==> quartz: inputs <==
// vga_top
module vga_top(
	input ClkPort,
	input BtnC,
	input BtnU,
	input BtnD,
	input BtnR,
	input BtnL,
	input MoveTick,  
	output hSync, vSync,
	output [3:0] vgaR, vgaG, vgaB,
	output An0, An1, An2, An3, An4, An5, An6, An7,
	output Ca, Cb, Cc, Cd, Ce, Cf, Cg, Dp,
	output MemOE, MemWR, RamCS, QuadSpiFlashCS
	);
Settings: LEC_CHECK=0, ABC_AREA=1, CAP_MARGIN=0, CORE_ASPECT_RATIO=0.78, CORE_MARGIN=2, CORE_UTILIZATION=72, CTS_CLUSTER_DIAMETER=195, CTS_CLUSTER_SIZE=27, GPL_ROUTABILITY_DRIVEN=1, GPL_TIMING_DRIVEN=1, PLACE_DENSITY_LB_ADDON=0.08, SLEW_MARGIN=20, TNS_END_PERCENT=35; clock period 5.74 ns.
run.sh (not shown) runs the stock make flow with config.mk's settings and CLKGATE_MAP_FILE=.
==> ember (differences from quartz) <==
- CORE_ASPECT_RATIO: 0.78 -> 0.7
- CTS_CLUSTER_DIAMETER: 195 -> 379
- CTS_CLUSTER_SIZE: 27 -> 11
- GPL_ROUTABILITY_DRIVEN: 1 -> unset
- GPL_TIMING_DRIVEN: 1 -> unset
- HOLD_SLACK_MARGIN: unset -> 0.3
- PLACE_DENSITY: unset -> 0.4
- PLACE_DENSITY_LB_ADDON: 0.08 -> unset
- SETUP_SLACK_MARGIN: unset -> 0.87
- TNS_END_PERCENT: 35 -> 20
==> flow/constraint.sdc (replaced) <==
create_clock -name core_clock -period 2.91 [get_ports {ClkPort}]
set_input_delay 0.5820 -clock core_clock [delete_from_list [all_inputs] [get_ports {ClkPort}]]
set_output_delay 0.5820 -clock core_clock [all_outputs]
set_load 0.01 [all_outputs]
==> summary.json <==
{
  "status": "finished with violations",
  "layout.failed_checks": "negative setup slack",
  "comb_cell_area_um2": 19900,
  "post-route-cell-area_um2": 27500,
  "final_setup_slack_of_the_worst_path_ns": -0.0998,
  "core_util_floorplan_pct": 73.6,
  "bufAreaShareNonClock_pct": 4.23,
  "setup_viol": 1,
  "cts_tree": "yes"
}
-- figures above: quartz

==> summary.json <==
{
  "tool.error": "[ERROR DPL-0038] Utilization greater than 100%, impossible to legalize",
  "synth_simple_gate_area_share_pct": 35.3,
  "top_logic_kind": "simple AND/OR/NAND/NOR gates",
  "synthMuxAreaShare_pct": 0,
  "gp_routability_congestion": 1.39,
  "post_synth_inst_count": 4027,
  "core_util_floorplan_pct": 73.3,
  "failing_step": "detailed placement (3_5_place_dp)",
  "status": "stopped before the end",
  "synth.yosys.seq_area_share_pct": 12.0
}
-- figures above: ember



==> build 39 <==
vga_top again, from the RTL that the note above started with.
clock: 11.4 ns
lec_check: 0
abc_area: 0
cap_margin: 20
cell_pad_in_sites_detail_placement: 1
core_aspect_ratio: 1.2
core_margin: 7
core_utilization: 52
cts_cluster_diameter: 285
cts_cluster_size: 100
gpl_routability_driven: 1
gpl_timing_driven: 1
place_density: 0.61
setup_slack_margin: 1.92
slew_margin: 20
tns_end_percent: 35
==> trial 89 (differences from build 39) <==
CELL_PAD_IN_SITES_DETAIL_PLACEMENT = unset   (was 1)
CORE_UTILIZATION = 64   (was 52)
SETUP_SLACK_MARGIN = -0.83   (was 1.92)
==> notes <==
- Against build 39, the cell count of trial 89 is lower by about 3%.
- Against build 39, the non-clock buffer count of trial 89 is lower by 4.
- In synthesized area, build 39 and trial 89 do not differ.
- Against trial 89, the cell area of build 39 is higher by 0.68%.
- In critical path depth, trial 89 and build 39 do not differ.
- Flip-flop count is the same in trial 89 and build 39.
- Maximum frequency is about the same in build 39 and trial 89.
- In trial 89 the clock skew is lower than in build 39, by 0.0088 ns.
- Clock power: build 39 is larger than trial 89 (about 1%).


==> exp/harbor <==
Starting RTL as in the previous note.
==> flow/config.mk <==
export PLATFORM = sky130hd
export DESIGN_NAME = vga_top
export DESIGN_NICKNAME = vga_top
export VERILOG_FILES = /design/flow/design.v
export SDC_FILE = /design/flow/constraint.sdc
export NUM_CORES = 4
export LEC_CHECK = 0
export CAP_MARGIN = 20
export CORE_ASPECT_RATIO = 0.5
export CORE_MARGIN = 2
export CORE_UTILIZATION = 60
export CTS_CLUSTER_DIAMETER = 174
export CTS_CLUSTER_SIZE = 99
export HOLD_SLACK_MARGIN = -0.07
export SLEW_MARGIN = 20
==> flow/constraint.sdc <==
create_clock -name core_clock -period 12.0 [get_ports {ClkPort}]
set_input_delay 2.4000 -clock core_clock [delete_from_list [all_inputs] [get_ports {ClkPort}]]
set_output_delay 2.4000 -clock core_clock [all_outputs]
set_load 0.01 [all_outputs]
==> inputs of exp/yarrow, as changes to exp/harbor <==
CORE_ASPECT_RATIO = not set   (was 0.5)
CORE_UTILIZATION = 33   (was 60)
CTS_CLUSTER_DIAMETER = not set   (was 174)
CTS_CLUSTER_SIZE = not set   (was 99)
HOLD_SLACK_MARGIN = not set   (was -0.07)
PLACE_DENSITY = 0.6   (was not set)
==> flow/constraint.sdc (replaced) <==
create_clock -name core_clock -period 12.5 [get_ports {ClkPort}]
set_input_delay 2.5000 -clock core_clock [delete_from_list [all_inputs] [get_ports {ClkPort}]]
set_output_delay 2.5000 -clock core_clock [all_outputs]
set_load 0.01 [all_outputs]
==> inputs of exp/sierra, as changes to exp/harbor <==
CELL_PAD_IN_SITES_DETAIL_PLACEMENT = 0   (was not set)
CELL_PAD_IN_SITES_GLOBAL_PLACEMENT = 3   (was not set)
CORE_ASPECT_RATIO = not set   (was 0.5)
CORE_UTILIZATION = 40   (was 60)
CTS_CLUSTER_DIAMETER = 310   (was 174)
CTS_CLUSTER_SIZE = 42   (was 99)
HOLD_SLACK_MARGIN = not set   (was -0.07)
PLACE_DENSITY = 0.7   (was not set)
==> changes_impl.md <==
## Flow update

* Status: finished clean
* Dpl cells at 3711
* Worst EP required at 9600 ps
* Largest net degree at the start of global routing at 71
* P&R area growth vs syn at 6.858%
The numbers above come from exp/sierra.

==> changes_impl.md <==
## Flow update

* Dpl cells at 3880
* Largest net degree at the start of global routing at 52
* Top cells by count, synth: 377 x ha_1, 281 x nand2_1, 265 x nor2_1
* Status: finished clean
* Worst EP required at 10000 ps
* P&R area growth vs syn at 7.350%
The numbers above come from exp/yarrow.

==> changes_impl.md <==
## Flow update

* Dpl cells at 3434
* Period utilization at 76.61%
* P&R area growth vs syn at 4.952%
* Worst EP required at 9600 ps
* Status: finished clean
The numbers above come from exp/harbor.



==> run a: inputs <==
Starting RTL as in the previous note.
==> flow/config.mk <==
export PLATFORM = sky130hd
export DESIGN_NAME = vga_top
export DESIGN_NICKNAME = vga_top
export VERILOG_FILES = /design/flow/design.v
export SDC_FILE = /design/flow/constraint.sdc
export NUM_CORES = 4
export LEC_CHECK = 0
export ABC_AREA = 1
export CAP_MARGIN = 20
export CORE_MARGIN = 2
export CORE_UTILIZATION = 72
export CTS_CLUSTER_DIAMETER = 379
export CTS_CLUSTER_SIZE = 11
export PLACE_DENSITY = 0.6
export SETUP_SLACK_MARGIN = 0.69
export SLEW_MARGIN = 20
==> flow/constraint.sdc <==
create_clock -name core_clock -period 2.91 [get_ports {ClkPort}]
set_input_delay 0.5820 -clock core_clock [delete_from_list [all_inputs] [get_ports {ClkPort}]]
set_output_delay 0.5820 -clock core_clock [all_outputs]
set_load 0.01 [all_outputs]
==> run b: changes against run a <==
ABC_AREA = default   (was 1)
CORE_UTILIZATION = 54   (was 72)
CTS_CLUSTER_DIAMETER = default   (was 379)
CTS_CLUSTER_SIZE = default   (was 11)
GPL_ROUTABILITY_DRIVEN = 0   (was default)
GPL_TIMING_DRIVEN = 0   (was default)
PLACE_DENSITY = default   (was 0.6)
SETUP_SLACK_MARGIN = default   (was 0.69)
SLEW_MARGIN = 10   (was 20)
==> flow/constraint.sdc (replaced) <==
create_clock -name core_clock -period 9.19 [get_ports {ClkPort}]
set_input_delay 1.8380 -clock core_clock [delete_from_list [all_inputs] [get_ports {ClkPort}]]
set_output_delay 1.8380 -clock core_clock [all_outputs]
set_load 0.01 [all_outputs]
==> ci_impl_report.md <==
## Implementation flow summary

| Metric | Value |
|---|---|
| Top comb family, area | AND-OR/OR-AND gates |
| Core box area | 41900 um^2 |
| Count of distinct cell types in the synthesized netlist | 122 |
| Share of the synthesized area in the top cell type | 20.6% |
| Starting Density | 54.6% |
| Cell Area, Synth | 22900 um^2 |
| Run status | no timing/DRC/antenna violations |
| Adder Area Share | 20.7% |
| Main area contributors after synthesis | ha_1 (21%), dfrtp_1 (8.2%), xnor2_1 (7.9%) |
| Most numerous cell types in the synthesized netlist | ha_1 (377), nand2_1 (281), nor2_1 (265) |
(the above is from run b)
==> ci_impl_report.md <==
## Implementation flow summary

| Metric | Value |
|---|---|
| Core box area | 34700 um^2 |
| Cell Area, Synth | 25500 um^2 |
| Failing step | 3_5_place_dp |
| Run status | did not finish |
| Run-stopping error | [ERROR DPL-0038] Utilization greater than 100%, impossible to legalize |
| Most numerous cell types in the synthesized netlist | nand2_1 (678), nor2_1 (601), inv_1 (506) |
| Top comb family, area | simple AND/OR/NAND/NOR gates |
| Starting Density | 73.5% |
(the above is from run a)


==> inputs of v17 <==
Starting RTL as in the previous note.
make LEC_CHECK=0 ABC_AREA=1 CAP_MARGIN=0 CORE_ASPECT_RATIO=0.7 CORE_MARGIN=2 CORE_UTILIZATION=72 CTS_CLUSTER_DIAMETER=379 CTS_CLUSTER_SIZE=11 PLACE_DENSITY=0.4 SETUP_SLACK_MARGIN=0.69 SLEW_MARGIN=20 finish   # period 2.91 ns
==> v35 (differences from v17) <==
==> flow/config.mk (replaced) <==
export PLATFORM = sky130hd
export DESIGN_NAME = vga_top
export DESIGN_NICKNAME = vga_top
export VERILOG_FILES = /design/flow/design.v
export SDC_FILE = /design/flow/constraint.sdc
export NUM_CORES = 4
export LEC_CHECK = 0
export CAP_MARGIN = 20
export CORE_MARGIN = 2
export CORE_UTILIZATION = 68
export PLACE_DENSITY = 0.6
export SLEW_MARGIN = 20
==> flow/constraint.sdc (replaced) <==
create_clock -name core_clock -period 6.16 [get_ports {ClkPort}]
set_input_delay 1.2320 -clock core_clock [delete_from_list [all_inputs] [get_ports {ClkPort}]]
set_output_delay 1.2320 -clock core_clock [all_outputs]
set_load 0.01 [all_outputs]
==> qor summary <==
metric                                                                                   v35                                v17
Die Size                                                                         0.0352 mm^2                        0.0370 mm^2
Core Footprint                                                                   0.0334 mm^2                        0.0348 mm^2
Dominant cell area share                                                               20.6%                              18.5%
Gate Count Post-Synth                                                                   3012                               4027
Summed instance area of the synthesized netlist                                  0.0229 mm^2                        0.0255 mm^2
X dimension of the die                                                                188 um                             229 um
Aoi/oai-family share of the synthesized area                                           26.4%                              18.5%
Adder-cell area share of the yosys netlist                                             20.7%                              18.5%
Post-synthesis cell count from yosys                                                    3012                               4027
DIE HEIGHT                                                                            188 um                             162 um
Summed standard-cell area reported by yosys                                      0.0229 mm^2                        0.0255 mm^2
Share of the yosys chip area belonging to registers                                    13.4%                              12.0%
Cell with the most instances after synthesis                           sky130_fd_sc_hd__ha_1           sky130_fd_sc_hd__nand2_1
Final weighted congestion of routability-driven global placement                        1.21                               1.31
Average size of a mapped cell                                                      7.61 um^2                          6.34 um^2
Run status                                                        complete, but fails checks             stopped before the end
Failing step                                                                               -  detailed placement (3_5_place_dp)
Violated checks                                                                 setup timing                                  -
No activity file was given, so power comes from the tool's default toggle rates.
